==> wip/cedar <==
==> flow/design.v (excerpt) <==
module ATM_TOP #(parameter  P_WIDTH = 16,
                            B_WIDTH = 20, 
							C_WIDTH = 6)
( 
    input   wire                    clk,
    input   wire                    rst,
	input wire [C_WIDTH-1:0]         card_number,
	input wire                       card_in,
    input wire                      button_0,
    input wire                      button_1,
    input wire                      button_2,
    input wire                      button_3,
    input wire                      button_4,
    input wire                      button_5,
    input wire                      button_6,
    input wire                      button_7,
    input wire                      button_8,
    input wire                      button_9,
    input wire                      enter_button,
    input wire                      cancel_button,
    input wire                      withdraw_button,
    input wire                      deposit_button,
    input wire                      show_balance,
	input wire                      another_service,
    input wire                      English_button,
    input wire                      Arabic_button,
	input wire                      multiple_100_button,
    input wire                      multiple_1000_button,
    input wire     [B_WIDTH-1:0]     actual_deposit_value,
	input wire [31:0]                threshold,
	output wire	                         card_out,
	output wire  [B_WIDTH-1:0]     updated_balance,  
	output wire                    operation_done, 
	output wire                    error,
	output wire                    wrong_password
	);
make LEC_CHECK=0 CAP_MARGIN=10 CELL_PAD_IN_SITES_DETAIL_PLACEMENT=2 CELL_PAD_IN_SITES_GLOBAL_PLACEMENT=3 CORE_MARGIN=2 CORE_UTILIZATION=23 CTS_CLUSTER_SIZE=71 GPL_ROUTABILITY_DRIVEN=1 GPL_TIMING_DRIVEN=0 HOLD_SLACK_MARGIN=0.14 MAX_ROUTING_LAYER=met5 MIN_ROUTING_LAYER=met1 PLACE_DENSITY_LB_ADDON=0.13 SETUP_SLACK_MARGIN=1.33 SLEW_MARGIN=20 TNS_END_PERCENT=65 finish   # period 9.34 ns
run.sh (not shown) runs the stock make flow with config.mk's settings and CLKGATE_MAP_FILE=.
==> wip/willow: changes against wip/cedar <==
- CAP_MARGIN: 10 -> 5
- CELL_PAD_IN_SITES_DETAIL_PLACEMENT: 2 -> unset
- CELL_PAD_IN_SITES_GLOBAL_PLACEMENT: 3 -> unset
- CORE_UTILIZATION: 23 -> 72
- CTS_CLUSTER_SIZE: 71 -> 22
- GPL_ROUTABILITY_DRIVEN: 1 -> unset
- GPL_TIMING_DRIVEN: 0 -> unset
- HOLD_SLACK_MARGIN: 0.14 -> unset
- MAX_ROUTING_LAYER: met5 -> unset
- MIN_ROUTING_LAYER: met1 -> unset
- PLACE_DENSITY: unset -> 0.66
- PLACE_DENSITY_LB_ADDON: 0.13 -> unset
- SETUP_SLACK_MARGIN: 1.33 -> -0.35
- TNS_END_PERCENT: 65 -> unset
==> flow/constraint.sdc (replaced) <==
create_clock -name core_clock -period 3.7 [get_ports {clk}]
set_input_delay 0.7400 -clock core_clock [delete_from_list [all_inputs] [get_ports {clk}]]
set_output_delay 0.7400 -clock core_clock [all_outputs]
set_load 0.01 [all_outputs]
==> results <==
wip/willow finished but fails on negative setup slack. wip/cedar passed the timing, DRC and antenna checks.
Against wip/cedar, the global-route usage of wip/willow is higher by 22 points.
Between wip/willow and wip/cedar, the lower design area is in wip/willow (gap 3.7%, measured against wip/cedar).
Clock power: wip/cedar is lower than wip/willow (about 50%).
In wip/cedar the register-to-register slack is higher than in wip/willow, by 5000 ps.
Of wip/cedar and wip/willow, wip/willow has the higher sequential share of layout area (gap 1.5 points).
Between wip/cedar and wip/willow, the lower final cell count is in wip/willow (gap about 33%, measured against wip/willow).
In wip/cedar the power is lower than in wip/willow, by about 60%.


==> branch harbor <==
ATM_TOP again, from the RTL that the note above started with.
clock: 9.34 ns
lec_check: 0
cap_margin: 10
cell_pad_in_sites_detail_placement: 2
cell_pad_in_sites_global_placement: 3
core_margin: 2
core_utilization: 57
cts_cluster_size: 71
gpl_routability_driven: 1
gpl_timing_driven: 0
max_routing_layer: met5
min_routing_layer: met1
place_density_lb_addon: 0.13
setup_slack_margin: 1.33
slew_margin: 20
==> branch yarrow: changes against branch harbor <==
==> flow/config.mk (replaced) <==
export PLATFORM = sky130hd
export DESIGN_NAME = ATM_TOP
export DESIGN_NICKNAME = ATM_TOP
export VERILOG_FILES = /design/flow/design.v
export SDC_FILE = /design/flow/constraint.sdc
export NUM_CORES = 4
export LEC_CHECK = 0
export ABC_AREA = 1
export CAP_MARGIN = 20
export CORE_MARGIN = 2
export CORE_UTILIZATION = 72
export CTS_CLUSTER_DIAMETER = 196
export CTS_CLUSTER_SIZE = 15
export HOLD_SLACK_MARGIN = 0.29
export PLACE_DENSITY_LB_ADDON = 0.04
export SETUP_SLACK_MARGIN = 0.85
export SLEW_MARGIN = 20
==> flow/constraint.sdc (replaced) <==
create_clock -name core_clock -period 2.97 [get_ports {clk}]
set_input_delay 0.5940 -clock core_clock [delete_from_list [all_inputs] [get_ports {clk}]]
set_output_delay 0.5940 -clock core_clock [all_outputs]
set_load 0.01 [all_outputs]
==> summary of the runs <==
- Synthesized cell count: branch yarrow is higher than branch harbor (50%).
- Branch yarrow ended with an error in clock tree synthesis. Branch harbor did not get past global placement without I/O.
- Against branch harbor, the die size of branch yarrow is smaller by 15%.
- Between branch harbor and branch yarrow, the lower area after synthesis is in branch harbor (gap 6.2%, measured against branch yarrow).


==> zinc <==
ATM_TOP again, from the RTL that the note above started with.
export LEC_CHECK = 0
export ABC_AREA = 0
export CAP_MARGIN = 20
export CORE_MARGIN = 2
export CORE_UTILIZATION = 71
export CTS_CLUSTER_DIAMETER = 229
export CTS_CLUSTER_SIZE = 75
export MAX_ROUTING_LAYER = met4
export PLACE_DENSITY_LB_ADDON = 0.01
export SETUP_SLACK_MARGIN = 0.91
export SLEW_MARGIN = 20
create_clock -name core_clock -period 3.12 [get_ports {clk}]
==> inputs of amber, as changes to zinc <==
Settings changed: ABC_AREA 0 to not set, CORE_UTILIZATION 71 to 40, CTS_CLUSTER_DIAMETER 229 to not set, CTS_CLUSTER_SIZE 75 to not set, MAX_ROUTING_LAYER met4 to not set, PLACE_DENSITY_LB_ADDON 0.01 to not set, SETUP_SLACK_MARGIN 0.91 to not set.
==> flow/constraint.sdc (replaced) <==
create_clock -name core_clock -period 7.66 [get_ports {clk}]
set_input_delay 1.5320 -clock core_clock [delete_from_list [all_inputs] [get_ports {clk}]]
set_output_delay 1.5320 -clock core_clock [all_outputs]
set_load 0.01 [all_outputs]
==> ci_impl_report.md <==
## PnR job results

| Metric | Value |
|---|---|
| Dpl hpwl | approximately 34,000 µm |
| Core Area | ~0.045 mm² |
| Status | timing/DRC/antenna clean |
| Setup Slack @ Placement | around 1.7 ns |
| Die area | approximately 0.048 mm² |
| Inst Count DP | between 2,000 and 2,500 |
# the run above: amber

==> ci_impl_report.md <==
### Flow metrics

| Metric | Value |
|---|---|
| Status | aborted with a tool error |
| Stopped at | 4_1_cts |
| Error msg | [ERROR DPL-0033] detailed placement checks failed during check placement. |
| Dpl hpwl | 40,500 µm |
| Core Area | about 0.025 mm² |
# the run above: zinc

Power and IR drop assume default switching activity.
